## red
## lascon_top
module lascon_top #(
    parameter int LASCON_VARIANT = 0
)(
    input  logic                                clk,
    input  logic                                rst,
    input  logic [2:0]                          mode_i,      
    input  logic [31:0]                         xof_len_i,   
    input  logic                                start_i,     
    input  logic                                abort_i,     
    output logic                                busy_o,      
    output logic                                done_o,      
    output logic                                tag_fail_o,  
    input  logic [63:0]                         s_axis_tdata,   
    input  logic [7:0]                          s_axis_tkeep,   
    input  logic [3:0]                          s_axis_tuser,   
    input  logic                                s_axis_tlast,   
    input  logic                                s_axis_tvalid,  
    output logic                                s_axis_tready,  
    output logic [63:0]                         m_axis_tdata,   
    output logic [7:0]                          m_axis_tkeep,   
    output logic [3:0]                          m_axis_tuser,   
    output logic                                m_axis_tlast,   
    output logic                                m_axis_tvalid,  
    input  logic                                m_axis_tready   
);
Settings: LEC_CHECK=0, CAP_MARGIN=20, CORE_MARGIN=2, CORE_UTILIZATION=71, CTS_CLUSTER_SIZE=35, PLACE_DENSITY=0.81, SLEW_MARGIN=20; clock period 6.48 ns.
run.sh (not shown) runs the stock make flow with config.mk's settings and CLKGATE_MAP_FILE=.
red never completed; the flow aborted with a tool error in 5_1_grt.
Changes in blue relative to red:
Settings: PLACE_DENSITY: 0.81 -> unset; SETUP_SLACK_MARGIN: unset -> 0.3; CTS_CLUSTER_SIZE: 35 -> unset; CORE_UTILIZATION: 71 -> 40; the clock period (ns, I/O delays scaled along): 6.48 -> 6.76.
--- outcome ---
Per the final summary, blue finished and its layout is clean on timing, DRC and antenna. In blue relative to red, chip height had gone up by more than a quarter. Floorplan utilization in blue is 31 points lower than in red. Of blue and red, it is blue that has the lower worst slack after detailed placement. red -> blue: post-synthesis instance total delta 0, exact match. red -> blue: post-synth design cell area delta 0, exact match. Between blue and red, the number of hold buffers added after cts figures differ only marginally.
Input-level comparison between green and blue:
Settings: a change of CORE_UTILIZATION from 40 to 43; a change of the clock period (ns, I/O delays scaled along) from 6.76 to 4.35.
### Flow results
- green ran in full, but the layout does not pass; the checks complain about setup timing.
- Overall routed net length, blue and green, higher one = blue.
- Compared with blue, green shows a global-route usage that is 2.3 points higher.
- Between blue and green, number of cell rows decreased.
- NOTE non-clock buffer count blue->green increased by more than half
- | power share of the clock group | lower: green |
diff inputs: green => orange
Settings: CORE_UTILIZATION now 68, was 43; CTS_CLUSTER_SIZE now 47, previously not set; MAX_ROUTING_LAYER now met4, previously not set; the clock period (ns, I/O delays scaled along) now 6.31, was 4.35.
## What came out
orange terminated abnormally: 5_1_grt reported GRT-0116. green → orange: total half-perimeter wirelength after legalization and detailed placement has decreased; number of buffers added for setup after CTS has decreased; post-synthesis instance area has remained practically unchanged; placer congestion estimate has increased; chip height has decreased. Measured against each other, orange and green differ in effective utilization at floorplan, the higher figure coming from orange. On orange: minimum setup slack after placement is 1.29 ns higher than what green gave. Relative to green, the placement row count measured on orange has decreased by more than 10%. Compared with green, cell total after placement in orange decreased by more than 10%. Relative to green, area of the placeable core has gone down in orange. Of orange and green, the higher die area belongs to green.

---

Starting RTL as in the previous note.
Settings: LEC_CHECK=0, CAP_MARGIN=20, CORE_MARGIN=2, CORE_UTILIZATION=72, CTS_CLUSTER_DIAMETER=199, CTS_CLUSTER_SIZE=35, PLACE_DENSITY=0.81, SLEW_MARGIN=20; clock period 6.48 ns.
The first run never finished: it broke off in 5_1_grt with GRT-0116.
==> next run, changes <==
--- a/flow/config.mk
+++ b/flow/config.mk
@@ -9,6 +9,4 @@
 export CORE_MARGIN = 2
-export CORE_UTILIZATION = 72
-export CTS_CLUSTER_DIAMETER = 199
-export CTS_CLUSTER_SIZE = 35
-export PLACE_DENSITY = 0.81
+export CORE_UTILIZATION = 59
+export SETUP_SLACK_MARGIN = 1.34
 export SLEW_MARGIN = 20
==> flow/constraint.sdc (replaced) <==
create_clock -name core_clock -period 5.15 [get_ports {clk}]
set_input_delay 1.0300 -clock core_clock [delete_from_list [all_inputs] [get_ports {clk}]]
set_output_delay 1.0300 -clock core_clock [all_outputs]
set_load 0.01 [all_outputs]
The new run aborted during 5_1_grt on GRT-0232.
Synthesized area is unchanged.
Die size is higher by about a fifth.
Synthesized cell count does not change.
==> next run, changes <==
--- a/flow/config.mk
+++ b/flow/config.mk
@@ -9,4 +9,4 @@
 export CORE_MARGIN = 2
-export CORE_UTILIZATION = 59
-export SETUP_SLACK_MARGIN = 1.34
+export CORE_UTILIZATION = 57
+export SETUP_SLACK_MARGIN = 0.57
 export SLEW_MARGIN = 20
==> flow/constraint.sdc (replaced) <==
create_clock -name core_clock -period 3.79 [get_ports {clk}]
set_input_delay 0.7580 -clock core_clock [delete_from_list [all_inputs] [get_ports {clk}]]
set_output_delay 0.7580 -clock core_clock [all_outputs]
set_load 0.01 [all_outputs]
Outcome:
- The new run never finished: it broke off in 5_1_grt (GRT-0116)
- synthesized cell count does not change
- area after synthesis stays the same
- die area increases by a few percent

---

== run E ==
lascon_top again, from the RTL that the note above started with.
clock: 7.75 ns
lec_check: 0
cap_margin: 20
cell_pad_in_sites_global_placement: 1
core_margin: 2
core_utilization: 66
max_routing_layer: met4
place_density_lb_addon: 0.17
setup_slack_margin: 0.3
slew_margin: 20
For run E, the flow was terminated by a tool error in global routing and produced no final design.
[inputs] run A vs run E
Settings: removing PLACE_DENSITY_LB_ADDON (formerly 0.17); removing MAX_ROUTING_LAYER (formerly met4); changing CORE_UTILIZATION from 66 to 40; removing CELL_PAD_IN_SITES_GLOBAL_PLACEMENT (formerly 1); changing the clock period (ns, I/O delays scaled along) from 7.75 to 9.86.
Notes after the runs:
[run A] placer's final routability congestion estimate fell 0.26 relative to run E. Compared with run E, in run A post-placement cell area has increased, die area has increased, placed cell count has increased, number of instances resized during post-cts repair has decreased. The final layout from run A, which completed every stage, passed the timing, DRC and antenna checks at the end of the flow. Relative to run E, the placeable core region measured on run A has increased by more than half.

---

willow:
Starting RTL as in the previous note.
clock: 5.35 ns
lec_check: 0
cap_margin: 20
core_margin: 2
core_utilization: 58
hold_slack_margin: -0.08
max_routing_layer: met4
setup_slack_margin: 1.39
slew_margin: 20
willow never completed, since it errored out during 5_1_grt.
For zinc, these inputs were changed with respect to willow:
Settings: SETUP_SLACK_MARGIN: 1.39 -> 0.3; HOLD_SLACK_MARGIN: -0.08 -> unset; CORE_UTILIZATION: 58 -> 16; MAX_ROUTING_LAYER: met4 -> unset; the clock period (ns, I/O delays scaled along): 5.35 -> 6.76.
Notes after the runs:
zinc ended with every stage complete and zero timing, DRC or antenna violations. Lower total CTS buffers goes to willow over zinc. The final reports for zinc and willow show global placer's final weighted congestion lower in the former. zinc vs. willow: number of cells in the design after placement went up; total number of placement rows went up.
diff inputs: zinc => indigo
Settings: changing CORE_UTILIZATION from 16 to 63; setting CTS_CLUSTER_DIAMETER to 358 for the first time; setting CTS_CLUSTER_SIZE to 35 for the first time; changing the clock period (ns, I/O delays scaled along) from 6.76 to 5.51.
- No final results exist for indigo, since it was stopped by error GRT-0116 during 5_1_grt.
- Post-synthesis average cell area came out exactly the same in zinc and indigo.
- zinc → indigo: estimated wirelength of the detail-placed design moved down; core region area lower.
- indigo against zinc: final RePlAce weighted congestion +18%, number of instances in the synthesized netlist roughly the same.

---

run 1:
lascon_top again, from the RTL that the note above started with.
Design lascon_top, start of the top module:
module lascon_top #(
    parameter int LASCON_VARIANT = 0
)(
    input  logic                                clk,
    input  logic                                rst,
    input  logic [2:0]                          mode_i,      
    input  logic [31:0]                         xof_len_i,   
    input  logic                                start_i,     
    input  logic                                abort_i,     
    output logic                                busy_o,      
    output logic                                done_o,      
    output logic                                tag_fail_o,  
    input  logic [63:0]                         s_axis_tdata,   
    input  logic [7:0]                          s_axis_tkeep,   
    input  logic [3:0]                          s_axis_tuser,   
    input  logic                                s_axis_tlast,   
    input  logic                                s_axis_tvalid,  
    output logic                                s_axis_tready,  
    output logic [63:0]                         m_axis_tdata,   
    output logic [7:0]                          m_axis_tkeep,   
    output logic [3:0]                          m_axis_tuser,   
    output logic                                m_axis_tlast,   
    output logic                                m_axis_tvalid,  
    input  logic                                m_axis_tready   
);
    logic           is_aead_mode;
    assign is_aead_mode = (mode_i == lascon_pkg::MODE_AEAD_ENC) || (mode_i == lascon_pkg::MODE_AEAD_DEC);
    logic           core_start_perm_i;
    logic           core_round_config_i;
    logic   [2:0]   core_word_sel_i;
    lascon_pkg::ascon_word_t    core_data_i;
    logic           core_write_en_i;
    lascon_pkg::ascon_word_t    core_data_o;
    logic           core_ready_o;
    lascon_pkg::data_sel_t      core_in_data_sel;
    logic           aead_write_en, hash_write_en;
  ...
Settings: LEC_CHECK=0, CAP_MARGIN=15, CELL_PAD_IN_SITES_GLOBAL_PLACEMENT=2, CORE_ASPECT_RATIO=0.68, CORE_MARGIN=2, CORE_UTILIZATION=26, CTS_CLUSTER_DIAMETER=332, CTS_CLUSTER_SIZE=12, GPL_TIMING_DRIVEN=0, MIN_ROUTING_LAYER=met2, SLEW_MARGIN=10; clock period 7.0 ns.
Run 1 is listed as incomplete: the tool reported an error in global routing and the run ended there.
Input-level comparison between run 2 and run 1:
Settings: CORE_ASPECT_RATIO no longer set, was 0.68; CTS_CLUSTER_SIZE no longer set, was 12; CAP_MARGIN now 20, was 15; CORE_UTILIZATION now 60, was 26; GPL_TIMING_DRIVEN no longer set, was 0; MIN_ROUTING_LAYER no longer set, was met2; CELL_PAD_IN_SITES_GLOBAL_PLACEMENT no longer set, was 2; SLEW_MARGIN now 20, was 10; CTS_CLUSTER_DIAMETER no longer set, was 332; the clock period (ns, I/O delays scaled along) now 3.79, was 7.0.
==> results <==
The flow ended early for run 2: it failed with a tool error in global routing. Looking at global placement routability congestion, run 2 sits about 4% lower than run 1 does. In the reports for run 1 and run 2, the smaller standard cell core area belongs to run 2. Re number of buffers inserted by port buffering: run 2 is about 2% up on run 1. Worst setup slack before clock tree synthesis in run 2 is 0.87 ns higher than in run 1. Compared with run 1, run 2 shows a placed wire-length estimate after detailed placement that is 42% lower. Sort run 1 and run 2 by number of H-tree levels asc -> top: run 1. Going from run 1 to run 2, die area shrinks by 56%.
Changes in run 3 relative to run 2:
Settings: SETUP_SLACK_MARGIN now -0.41, previously not set; CORE_UTILIZATION now 54, was 60; the clock period (ns, I/O delays scaled along) now 4.89, was 3.79.
## What came out
Run 3 ran in full, but the layout does not pass; the checks complain about negative setup slack. Run 2 -> run 3: total instance count after detailed placement decreased by a few percent. Total of cells resized after clock tree synthesis: run 3 < run 2. Measured against each other, run 2 and run 3 differ in die area, the higher figure coming from run 3. Changes observed in run 3 relative to run 2: horizontal extent of the die rose by 15 µm, routability-driven placement congestion ratio fell by 0.025. Between run 2 and run 3, the flow reports total CTS buffers increasing slightly. Starting density of the core (run 3 over run 2): decrease, 5.6 points.
Edits applied to the flow inputs when going from run 3 to run 4:
Settings: an added TNS_END_PERCENT of 5; an added CTS_CLUSTER_DIAMETER of 373; a change of CORE_UTILIZATION from 54 to 60.
==> results <==
- Between run 3 and run 4, the flow reports number of buffers inserted during clock tree synthesis increasing slightly.
- Run 4 against run 3; routability congestion estimate from global placement is up by a few percent.
- FAIL run 4 @ global routing: tool exited with error
- Changes observed in run 4 relative to run 3: die size went down; cell count after synthesis flat; number of placed instances with taps included moved down; post-placement setup slack down 0.31 ns; core outline area went down by 9.4%.
- Reported for run 4 and run 3, deepest clock path buffer count turned out identical to the last digit.

---

lascon_top again, from the RTL that the note above started with.
==> flow/design.v (excerpt) <==
module lascon_top #(
    parameter int LASCON_VARIANT = 0
)(
    input  logic                                clk,
    input  logic                                rst,
    input  logic [2:0]                          mode_i,      
    input  logic [31:0]                         xof_len_i,   
    input  logic                                start_i,     
    input  logic                                abort_i,     
    output logic                                busy_o,      
    output logic                                done_o,      
    output logic                                tag_fail_o,  
    input  logic [63:0]                         s_axis_tdata,   
    input  logic [7:0]                          s_axis_tkeep,   
    input  logic [3:0]                          s_axis_tuser,   
    input  logic                                s_axis_tlast,   
    input  logic                                s_axis_tvalid,  
    output logic                                s_axis_tready,  
    output logic [63:0]                         m_axis_tdata,   
    output logic [7:0]                          m_axis_tkeep,   
    output logic [3:0]                          m_axis_tuser,   
    output logic                                m_axis_tlast,   
    output logic                                m_axis_tvalid,  
    input  logic                                m_axis_tready   
);
Settings: LEC_CHECK=0, CAP_MARGIN=20, CELL_PAD_IN_SITES_GLOBAL_PLACEMENT=1, CORE_MARGIN=9, CORE_UTILIZATION=66, MAX_ROUTING_LAYER=met4, PLACE_DENSITY_LB_ADDON=0.17, SETUP_SLACK_MARGIN=0.3, SLEW_MARGIN=30, TNS_END_PERCENT=10; clock period 7.75 ns.
The first run ended with an error in global placement (3_3_place_gp).
Next try:
- CELL_PAD_IN_SITES_GLOBAL_PLACEMENT: 1 -> unset
- CORE_MARGIN: 9 -> 2
- CORE_UTILIZATION: 66 -> 40
- MAX_ROUTING_LAYER: met4 -> unset
- PLACE_DENSITY_LB_ADDON: 0.17 -> unset
- SLEW_MARGIN: 30 -> 20
- TNS_END_PERCENT: 10 -> unset
- clock period: 7.75 -> 7.0 ns (I/O delays scaled with it)
=> This time the run produced a clean layout. Area after synthesis is unchanged. Synthesized cell count is unchanged. Die area climbs by 49%.

---

lascon_top again, from the RTL that the note above started with.
Design lascon_top, start of the top module:
module lascon_top #(
    parameter int LASCON_VARIANT = 0
)(
    input  logic                                clk,
    input  logic                                rst,
    input  logic [2:0]                          mode_i,      
    input  logic [31:0]                         xof_len_i,   
    input  logic                                start_i,     
    input  logic                                abort_i,     
    output logic                                busy_o,      
    output logic                                done_o,      
    output logic                                tag_fail_o,  
    input  logic [63:0]                         s_axis_tdata,   
    input  logic [7:0]                          s_axis_tkeep,   
    input  logic [3:0]                          s_axis_tuser,   
    input  logic                                s_axis_tlast,   
    input  logic                                s_axis_tvalid,  
    output logic                                s_axis_tready,  
    output logic [63:0]                         m_axis_tdata,   
    output logic [7:0]                          m_axis_tkeep,   
    output logic [3:0]                          m_axis_tuser,   
    output logic                                m_axis_tlast,   
    output logic                                m_axis_tvalid,  
    input  logic                                m_axis_tready   
);
Settings: LEC_CHECK=0, CAP_MARGIN=20, CORE_MARGIN=2, CORE_UTILIZATION=66, CTS_CLUSTER_SIZE=50, SETUP_SLACK_MARGIN=-0.41, SLEW_MARGIN=20; clock period 5.47 ns.
The first run died in global routing.
Change:
Settings changed: CORE_UTILIZATION 66 to 58, CTS_CLUSTER_SIZE 50 to default, HOLD_SLACK_MARGIN from default to -0.08, MAX_ROUTING_LAYER from default to met4.
Clock period 5.47 ns to 4.54 ns, I/O delays scaled along.
After rerunning:
- The changed run died in global routing
- die size came out higher by 14%
- synthesized cell count is unchanged
- synthesized area stays the same

---

v50:
lascon_top again, from the RTL that the note above started with.
==> flow/config.mk <==
export PLATFORM = sky130hd
export DESIGN_NAME = lascon_top
export DESIGN_NICKNAME = lascon_top
export VERILOG_FILES = /design/flow/design.v
export SDC_FILE = /design/flow/constraint.sdc
export NUM_CORES = 4
export LEC_CHECK = 0
export ABC_AREA = 1
export CAP_MARGIN = 20
export CORE_MARGIN = 2
export CORE_UTILIZATION = 67
export CTS_CLUSTER_DIAMETER = 373
export CTS_CLUSTER_SIZE = 94
export PLACE_DENSITY = 0.36
export SETUP_SLACK_MARGIN = 0.3
export SLEW_MARGIN = 20
==> flow/constraint.sdc <==
create_clock -name core_clock -period 3.83 [get_ports {clk}]
set_input_delay 0.7660 -clock core_clock [delete_from_list [all_inputs] [get_ports {clk}]]
set_output_delay 0.7660 -clock core_clock [all_outputs]
set_load 0.01 [all_outputs]
Run status, v50: aborted in 5_1_grt, error GRT-0116
Here is what was changed in the inputs of v47 compared with v50.
- CTS_CLUSTER_DIAMETER: 373 -> unset
- CORE_UTILIZATION: 67 -> 59
- CTS_CLUSTER_SIZE: 94 -> unset
- SETUP_SLACK_MARGIN: 0.3 -> unset
- ABC_AREA: 1 -> unset
- PLACE_DENSITY: 0.36 -> unset
- the clock period (ns, I/O delays scaled along): 3.83 -> 3.78
Results
Width of the die: lower on v50
v47 vs v50: final weighted congestion in routability-driven placement down slightly
Post-placement cell area: v47 > v50
Total die size (v50 / v47): 0.884
v47 terminated abnormally: 5_1_grt reported GRT-0116.
Changes in v20 relative to v47:
- swapping 59 for 66 in CORE_UTILIZATION
- putting CTS_CLUSTER_SIZE at 50 where nothing was set
- putting SETUP_SLACK_MARGIN at -0.41 where nothing was set
- swapping 3.78 for 5.33 in the clock period (ns, I/O delays scaled along)
## What came out
FAIL v20 @ 5_1_grt: tool exited with error
Run status, v47: aborted in 5_1_grt, error GRT-0116
Number of resized instances in the post-cts repair step was lower in v20 than in v47.
Compared with v47, in v20 area of the core -9.9%, placer's final routability congestion estimate rose about 7%, number of buffers inserted to repair setup after CTS went down, number of placed I/O pins held.
Relative to v47, CTS buffer count has gone down in v20.
Re cell count after synthesis: no difference whatsoever between v20 and v47.
Going from v47 to v20, the die area was shrunk.
The die height in v20 was lower than what v47 gave.
Input-level comparison between v12 and v20:
- SETUP_SLACK_MARGIN changed from -0.41 to 0.3
- CTS_CLUSTER_SIZE removed (was 50)
- CORE_UTILIZATION changed from 66 to 57
- the clock period (ns, I/O delays scaled along) changed from 5.33 to 4.49
[summary]
Looking at number of setup buffers added after CTS, v12 sits 166 higher than v20 does.
From v20 to v12, hold buffer count at cts did not move at all.
v20 → v12: standard cell core area saw an increase, number of placed instances, taps included saw an increase, H-tree depth saw an increase.
Row count: higher on v12
v20 → v12: instance tally after logic synthesis essentially unchanged, die area +about 16%, die boundary height +21 um, horizontal die dimension higher, synthesized area essentially unchanged.
5_1_grt: v12 exited with error
Power figures rest on the tool's default switching activity, not on a simulated workload.
